==> flow/design.v <==
module ALU(
    clk,
    rst_n,
    valid,
    ready,
    mode,
    in_A,
    in_B,
    out
);
    input         clk, rst_n;
    input         valid;
    input  [1:0]  mode;  
    output        ready;
    input  [31:0] in_A, in_B;
    output [63:0] out;
    parameter IDLE = 3'd0;
    parameter MUL  = 3'd1;
    parameter DIV  = 3'd2;
    parameter AND = 3'd3;
    parameter OR = 3'd4;
    parameter OUT  = 3'd5;
    reg  [ 2:0] state, state_nxt;
    reg  [ 4:0] counter, counter_nxt;
    reg  [63:0] shreg, shreg_nxt;
    reg  [31:0] alu_in, alu_in_nxt;
    reg  [32:0] alu_out;
    reg         ready;
    assign out = shreg;
    always @(*) begin
        if(state==OUT) ready = 1;
        else ready = 0;
    end
    always @(*) begin
        case(state)
            IDLE: begin
                if(!valid)                state_nxt = IDLE;
                else if(valid && mode==0) state_nxt = MUL;
                else if(valid && mode==1) state_nxt = DIV;
                else if(valid && mode==2) state_nxt = AND;
                else                      state_nxt = OR;
            end
            MUL : state_nxt = (counter==31) ? OUT : MUL;
            DIV : state_nxt = (counter==31) ? OUT : DIV;
            AND : state_nxt = OUT;
            OR  : state_nxt = OUT;
            OUT : state_nxt = IDLE;
            default : state_nxt = IDLE;
        endcase
    end
    always @(*) begin
        if(state==MUL && counter<31) begin
            counter_nxt = counter + 1;
        end
        else if(state==DIV && counter<31) begin
            counter_nxt = counter + 1;
        end
        else begin
            counter_nxt = 0;
        end
    end
    always @(*) begin
        case(state)
            IDLE: begin
                if (valid) begin
                    alu_in_nxt = in_B;
                end
                else begin
                    alu_in_nxt = 0;
                end
            end
            OUT : begin
                alu_in_nxt = 0;
            end
            default: begin
                alu_in_nxt = alu_in;
            end
        endcase
    end
    always @(*) begin
        case(state)
            IDLE: alu_out = 0;
            MUL : begin
                if(shreg[0]==1)
                    alu_out = alu_in + shreg[63:32];
                else
                    alu_out = shreg[63:32];
            end
            DIV : begin
                if(shreg[62:31]>=alu_in) begin
                    alu_out = shreg[62:31] - alu_in;
                end
                else begin 
                    alu_out = shreg[62:31];
                end
            end
            AND : alu_out = shreg[31:0] & alu_in;
            OR  : alu_out = shreg[31:0] | alu_in;
            OUT : alu_out = 0;
            default : alu_out = 0;
        endcase
    end
    always @(*) begin
        case(state)
            IDLE: begin
                if (valid) begin
                    shreg_nxt[31:0] = in_A;
                    shreg_nxt[63:32] = 32'b0;
                end
                else begin
                    shreg_nxt[31:0] = 0;
                    shreg_nxt[63:32] = 32'b0;
                end
            end
            MUL : begin
                shreg_nxt = {alu_out, shreg[31:1]};
            end
            DIV : begin
                shreg_nxt = {alu_out[31:0], shreg[30:0], (shreg[62:31]>=alu_in)};
            end
            AND : shreg_nxt = {31'b0, alu_out};
            OR  : shreg_nxt = {31'b0, alu_out};
            OUT :  
            shreg_nxt = shreg;
            default :  
            shreg_nxt = shreg;
        endcase
    end
    always @(posedge clk or negedge rst_n) begin
        if (!rst_n) begin
            state <= IDLE;
            counter <= 0;
            shreg <= 0;
            alu_in <= 0;
        end
        else begin
            state <= state_nxt;
            counter <= counter_nxt;
            shreg <= shreg_nxt;
            alu_in <= alu_in_nxt;
        end
    end
endmodule
clock: 3.48 ns
lec_check: 0
cap_margin: 20
core_margin: 2
core_utilization: 70
cts_cluster_diameter: 32
cts_cluster_size: 36
setup_slack_margin: 0.6
slew_margin: 20
run.sh (not shown) runs the stock make flow with config.mk's settings and CLKGATE_MAP_FILE=.
The baseline did not get past clock tree synthesis (4_1_cts) on DPL-0038.
Rerun with:
--- a/flow/config.mk
+++ b/flow/config.mk
@@ -9,6 +9,6 @@
 export CORE_MARGIN = 2
-export CORE_UTILIZATION = 70
+export CORE_UTILIZATION = 65
 export CTS_CLUSTER_DIAMETER = 32
-export CTS_CLUSTER_SIZE = 36
-export SETUP_SLACK_MARGIN = 0.6
+export SETUP_SLACK_MARGIN = 0.59
 export SLEW_MARGIN = 20
+export TNS_END_PERCENT = 5
What happened: This time the run produced a layout that fails on setup timing. Die area increases by 7.4%. Synthesized area is unchanged. Synthesized cell count is unchanged.
Rerun with:
--- a/flow/config.mk
+++ b/flow/config.mk
@@ -8,6 +8,5 @@
 export CAP_MARGIN = 20
+export CORE_ASPECT_RATIO = 0.5
 export CORE_MARGIN = 2
-export CORE_UTILIZATION = 65
-export CTS_CLUSTER_DIAMETER = 32
-export SETUP_SLACK_MARGIN = 0.59
+export CORE_UTILIZATION = 69
 export SLEW_MARGIN = 20
==> flow/constraint.sdc (replaced) <==
create_clock -name core_clock -period 8.0 [get_ports {clk}]
set_input_delay 1.6000 -clock core_clock [delete_from_list [all_inputs] [get_ports {clk}]]
set_output_delay 1.6000 -clock core_clock [all_outputs]
set_load 0.01 [all_outputs]
Effect: With this change the flow passed the timing, DRC and antenna checks. Die size shrinks by a few percent. Utilization is lower by 6.2 points. Wire length went down by a quarter to a third. Synthesized cell count stays the same.
Rerun with:
--- a/flow/config.mk
+++ b/flow/config.mk
@@ -8,6 +8,4 @@
 export CAP_MARGIN = 20
-export CORE_ASPECT_RATIO = 0.5
 export CORE_MARGIN = 2
-export CORE_UTILIZATION = 69
+export CORE_UTILIZATION = 67
 export SLEW_MARGIN = 20
-export TNS_END_PERCENT = 5
==> flow/constraint.sdc (replaced) <==
create_clock -name core_clock -period 3.37 [get_ports {clk}]
set_input_delay 0.6740 -clock core_clock [delete_from_list [all_inputs] [get_ports {clk}]]
set_output_delay 0.6740 -clock core_clock [all_outputs]
set_load 0.01 [all_outputs]
What happened:
- This time the run ran to the end with violations: setup timing
- setup slack loses 3.7 ns
- sequential cell count is unchanged
- global-route usage rises by 1.1 points
- maximum frequency rises by 28%
- non-clock buffer count rises by 114
- final area rises by 9.4%
- count of clock-buffer cells in the layout falls by 3
- critical path depth falls by 1
- power rises to 2.7 times its value
- wire length rises by 9.2%
- clock power rises by 150%
Rerun with:
--- a/flow/config.mk
+++ b/flow/config.mk
@@ -9,3 +9,3 @@
 export CORE_MARGIN = 2
-export CORE_UTILIZATION = 67
+export CORE_UTILIZATION = 22
 export SLEW_MARGIN = 20
==> flow/constraint.sdc (replaced) <==
create_clock -name core_clock -period 11.9 [get_ports {clk}]
set_input_delay 2.3800 -clock core_clock [delete_from_list [all_inputs] [get_ports {clk}]]
set_output_delay 2.3800 -clock core_clock [all_outputs]
set_load 0.01 [all_outputs]
This time the run completed with no timing, DRC or antenna violations.
Global-route usage fell by 31 points.
Core utilization fell by 60 points.
Via count fell by 15%.
Setup slack is better by 7.4 ns.
Total power fell by 75%.
Combinational power fell by 77%.
Rerun with:
--- a/flow/config.mk
+++ b/flow/config.mk
@@ -9,3 +9,5 @@
 export CORE_MARGIN = 2
-export CORE_UTILIZATION = 22
+export CORE_UTILIZATION = 57
+export CTS_CLUSTER_DIAMETER = 379
+export CTS_CLUSTER_SIZE = 100
 export SLEW_MARGIN = 20
==> flow/constraint.sdc (replaced) <==
create_clock -name core_clock -period 8.0 [get_ports {clk}]
set_input_delay 1.6000 -clock core_clock [delete_from_list [all_inputs] [get_ports {clk}]]
set_output_delay 1.6000 -clock core_clock [all_outputs]
set_load 0.01 [all_outputs]
After rerunning:
- The changed run ran to the end with no violations
- routed wire length went down by 9.9%
- cell area drops by 3.9%
- via count increases by 3.9%
- synthesized area does not change
- clock-buffer cell count went down by 2
- worst setup slack degrades by 3.4 ns
- clock power rises by 47%
- sequential share of layout area rose by 0.88 points
- sequential cell count does not change
- global-route usage rises by 22 points

========
RTL: the design.v shown in full above, as it stands there.
Settings: LEC_CHECK=0, CAP_MARGIN=20, CELL_PAD_IN_SITES_DETAIL_PLACEMENT=0, CELL_PAD_IN_SITES_GLOBAL_PLACEMENT=0, CORE_MARGIN=2, CORE_UTILIZATION=66, SETUP_SLACK_MARGIN=-0.18, SLEW_MARGIN=20; clock period 3.07 ns.
The starting point completed, yet does not pass: setup timing.
Change:
==> flow/config.mk (replaced) <==
export PLATFORM = sky130hd
export DESIGN_NAME = ALU
export DESIGN_NICKNAME = ALU
export VERILOG_FILES = /design/flow/design.v
export SDC_FILE = /design/flow/constraint.sdc
export NUM_CORES = 4
export LEC_CHECK = 0
export CAP_MARGIN = 20
export CORE_ASPECT_RATIO = 0.5
export CORE_MARGIN = 2
export CORE_UTILIZATION = 72
export SLEW_MARGIN = 20
==> flow/constraint.sdc (replaced) <==
create_clock -name core_clock -period 8.0 [get_ports {clk}]
set_input_delay 1.6000 -clock core_clock [delete_from_list [all_inputs] [get_ports {clk}]]
set_output_delay 1.6000 -clock core_clock [all_outputs]
set_load 0.01 [all_outputs]
After rerunning: The changed run finished with timing, DRC and antenna clean. Design area fell by 14%. Power fell by 70%. Maximum frequency fell by 17%. Routed wire length fell by 22%.
Change:
--- a/flow/config.mk
+++ b/flow/config.mk
@@ -6,7 +6,10 @@
 export NUM_CORES = 4
 export LEC_CHECK = 0
+export ABC_AREA = 1
 export CAP_MARGIN = 20
 export CORE_ASPECT_RATIO = 0.5
 export CORE_MARGIN = 2
-export CORE_UTILIZATION = 72
+export CORE_UTILIZATION = 69
+export CTS_CLUSTER_SIZE = 96
 export SLEW_MARGIN = 20
+export TNS_END_PERCENT = 15
==> flow/constraint.sdc (replaced) <==
create_clock -name core_clock -period 2.74 [get_ports {clk}]
set_input_delay 0.5480 -clock core_clock [delete_from_list [all_inputs] [get_ports {clk}]]
set_output_delay 0.5480 -clock core_clock [all_outputs]
set_load 0.01 [all_outputs]
After rerunning: Now the flow finished with setup timing left; global-route usage increases by 4.2 points; worst hold slack got worse by 0.39 ns; cell area increases by 23%.

========
== run 1 ==
RTL: the design.v shown in full above, as it stands there.
export LEC_CHECK = 0
export CAP_MARGIN = 0
export CELL_PAD_IN_SITES_DETAIL_PLACEMENT = 2
export CELL_PAD_IN_SITES_GLOBAL_PLACEMENT = 1
export CORE_MARGIN = 10
export CORE_UTILIZATION = 52
export CTS_CLUSTER_SIZE = 62
export MIN_ROUTING_LAYER = met2
export PLACE_DENSITY_LB_ADDON = 0.01
export SETUP_SLACK_MARGIN = 0.61
export SLEW_MARGIN = 20
create_clock -name core_clock -period 2.36 [get_ports {clk}]
Run 1: aborted in detailed placement (tool error)
Relative to run 1, the following input files were edited for run 2:
# run 1
export LEC_CHECK = 0
export CAP_MARGIN = 0
export CELL_PAD_IN_SITES_DETAIL_PLACEMENT = 2
export CELL_PAD_IN_SITES_GLOBAL_PLACEMENT = 1
export CORE_MARGIN = 10
export CORE_UTILIZATION = 52
export CTS_CLUSTER_SIZE = 62
export MIN_ROUTING_LAYER = met2
export PLACE_DENSITY_LB_ADDON = 0.01
export SETUP_SLACK_MARGIN = 0.61
export SLEW_MARGIN = 20
create_clock -name core_clock -period 2.36 [get_ports {clk}]
# run 2
export LEC_CHECK = 0
export CAP_MARGIN = 20
export CELL_PAD_IN_SITES_DETAIL_PLACEMENT = 0
export CELL_PAD_IN_SITES_GLOBAL_PLACEMENT = 1
export CORE_MARGIN = 2
export CORE_UTILIZATION = 45
export CTS_CLUSTER_DIAMETER = 335
export CTS_CLUSTER_SIZE = 98
export GPL_TIMING_DRIVEN = 0
export SETUP_SLACK_MARGIN = -0.22
export SLEW_MARGIN = 20
export TNS_END_PERCENT = 5
create_clock -name core_clock -period 2.36 [get_ports {clk}]
### Flow results
To summarise run 2: no stage aborted, but the layout did not pass its checks, failing on setup timing.
Diff run 2..run 1 | area figure in the yosys stat output | unchanged
In run 2 the core footprint turned out 16% higher than in run 1.
Sequential element share of the synthesized area essentially unchanged between run 1 and run 2.
Comparing run 1 against run 2, there is no change at all in synthesized cell count.
In the flow results for run 2 and run 1, the starting density of the core is larger on run 1.
Run 1 -> run 2: total of flip-flops plus latches after synthesis delta 0, exact match
On simple logic cell fraction of the synthesized area, run 1 tracks run 2 almost exactly.
Going from run 1 to run 2, weighted congestion at the end of routability-driven global placement shrinks by 0.17.
Relative to run 1, vertical die dimension has decreased by 3.6% in run 2.
Diff run 2 and run 1: die area higher in run 1
Of run 2 and run 1, the higher number of rows in the core area belongs to run 2.
Edits applied to the flow inputs when going from run 2 to run 3:
# run 2
export LEC_CHECK = 0
export CAP_MARGIN = 20
export CELL_PAD_IN_SITES_DETAIL_PLACEMENT = 0
export CELL_PAD_IN_SITES_GLOBAL_PLACEMENT = 1
export CORE_MARGIN = 2
export CORE_UTILIZATION = 45
export CTS_CLUSTER_DIAMETER = 335
export CTS_CLUSTER_SIZE = 98
export GPL_TIMING_DRIVEN = 0
export SETUP_SLACK_MARGIN = -0.22
export SLEW_MARGIN = 20
export TNS_END_PERCENT = 5
create_clock -name core_clock -period 2.36 [get_ports {clk}]
# run 3
export LEC_CHECK = 0
export CAP_MARGIN = 20
export CELL_PAD_IN_SITES_DETAIL_PLACEMENT = 0
export CELL_PAD_IN_SITES_GLOBAL_PLACEMENT = 1
export CORE_MARGIN = 10
export CORE_UTILIZATION = 39
export CTS_CLUSTER_DIAMETER = 335
export CTS_CLUSTER_SIZE = 98
export SETUP_SLACK_MARGIN = -0.22
export SLEW_MARGIN = 20
export TNS_END_PERCENT = 5
create_clock -name core_clock -period 2.36 [get_ports {clk}]
## What came out
Delta (run 3 minus run 2): total design power climbed 11%, number of non-clock buffers climbed about 70%, post-route non-filler standard cell count climbed 237.
Setup slack in run 3 is 0.27 ns above run 2.
Relative to run 2, the wire length of the first global-routing pass measured on run 3 has increased by a few percent.
Capture point of the critical path = shreg[61]: run 3; capture point of the critical path = shreg[58]: run 2
A critical path launch point of state[2] is what run 2 shows, while alu_in[1] belongs to run 3.
When the final numbers for run 2 and run 3 were put side by side, the met1 usage in global routing turned out to be greater in run 2.
[compare] base=run 2 new=run 3: global-route usage down 12 points, reported net switching power level.
The layout from run 3, despite a flow that completed every stage, fails the layout checks, with the failing checks listed as setup timing.

========
// ALU: RTL as listed in full above, without the edits since
export LEC_CHECK = 0
export ABC_AREA = 1
export CAP_MARGIN = 20
export CORE_ASPECT_RATIO = 0.5
export CORE_MARGIN = 2
export CORE_UTILIZATION = 72
export CTS_CLUSTER_DIAMETER = 377
export CTS_CLUSTER_SIZE = 98
export PLACE_DENSITY = 0.39
export SETUP_SLACK_MARGIN = -0.34
export SLEW_MARGIN = 20
export TNS_END_PERCENT = 10
create_clock -name core_clock -period 5.05 [get_ports {clk}]
Rerun with:
Settings changed: ABC_AREA 1 to default, CORE_ASPECT_RATIO 0.5 to default, CORE_UTILIZATION 72 to 40, CTS_CLUSTER_DIAMETER 377 to default, CTS_CLUSTER_SIZE 98 to default, PLACE_DENSITY 0.39 to default, SETUP_SLACK_MARGIN -0.34 to default, TNS_END_PERCENT 10 to default.
Clock period 5.05 ns to 8.0 ns, I/O delays scaled along.
=>
- The changed run completed without violations
- setup slack gets better by 2.4 ns
- first-iteration DRC count went down by well over a third
- sequential power went down by a quarter to a third
- core utilization falls by 36 points
- count of clock-buffer cells in the layout decreases by 1
- combinational power went down by well over a third
- clock skew fell by 0.0039 ns
- synthesized cell count falls by a quarter to a third
- routed wire length falls by about a fifth
- total power is lower by well over a third
- clock power shrinks by well over a third
Rerun with:
Settings changed: CORE_UTILIZATION 40 to 67, HOLD_SLACK_MARGIN from default to -0.09, SETUP_SLACK_MARGIN from default to -0.22.
Clock period 8.0 ns to 2.9 ns, I/O delays scaled along.
With this change the flow stopped in global routing.
Synthesized area stays the same.
Die size decreases by 39%.
Synthesized cell count does not change.
Rerun with:
Settings changed: ABC_AREA from default to 1, CORE_UTILIZATION 67 to 72, HOLD_SLACK_MARGIN -0.09 to default, SETUP_SLACK_MARGIN -0.22 to default.
Clock period 2.9 ns to 3.48 ns, I/O delays scaled along.
What happened: This time the run completed without violations. Area after synthesis went up by 14%. Die area went up by 6.0%. Synthesized cell count went up by 44%.
Rerun with:
Settings changed: CORE_ASPECT_RATIO from default to 0.5, CTS_CLUSTER_DIAMETER from default to 394, CTS_CLUSTER_SIZE from default to 100.
Wire length rose by 3.7%.
Via count rises by 2.8%.
Setup slack gets worse by 0.15 ns.
Global-route usage rises by 2.3 points.
Core utilization falls by 0.85 points.
Final cell count went down by about 0.7%.
Sequential cell count stays the same.
Area after synthesis stays the same.
No activity file was given, so power comes from the tool's default toggle rates.
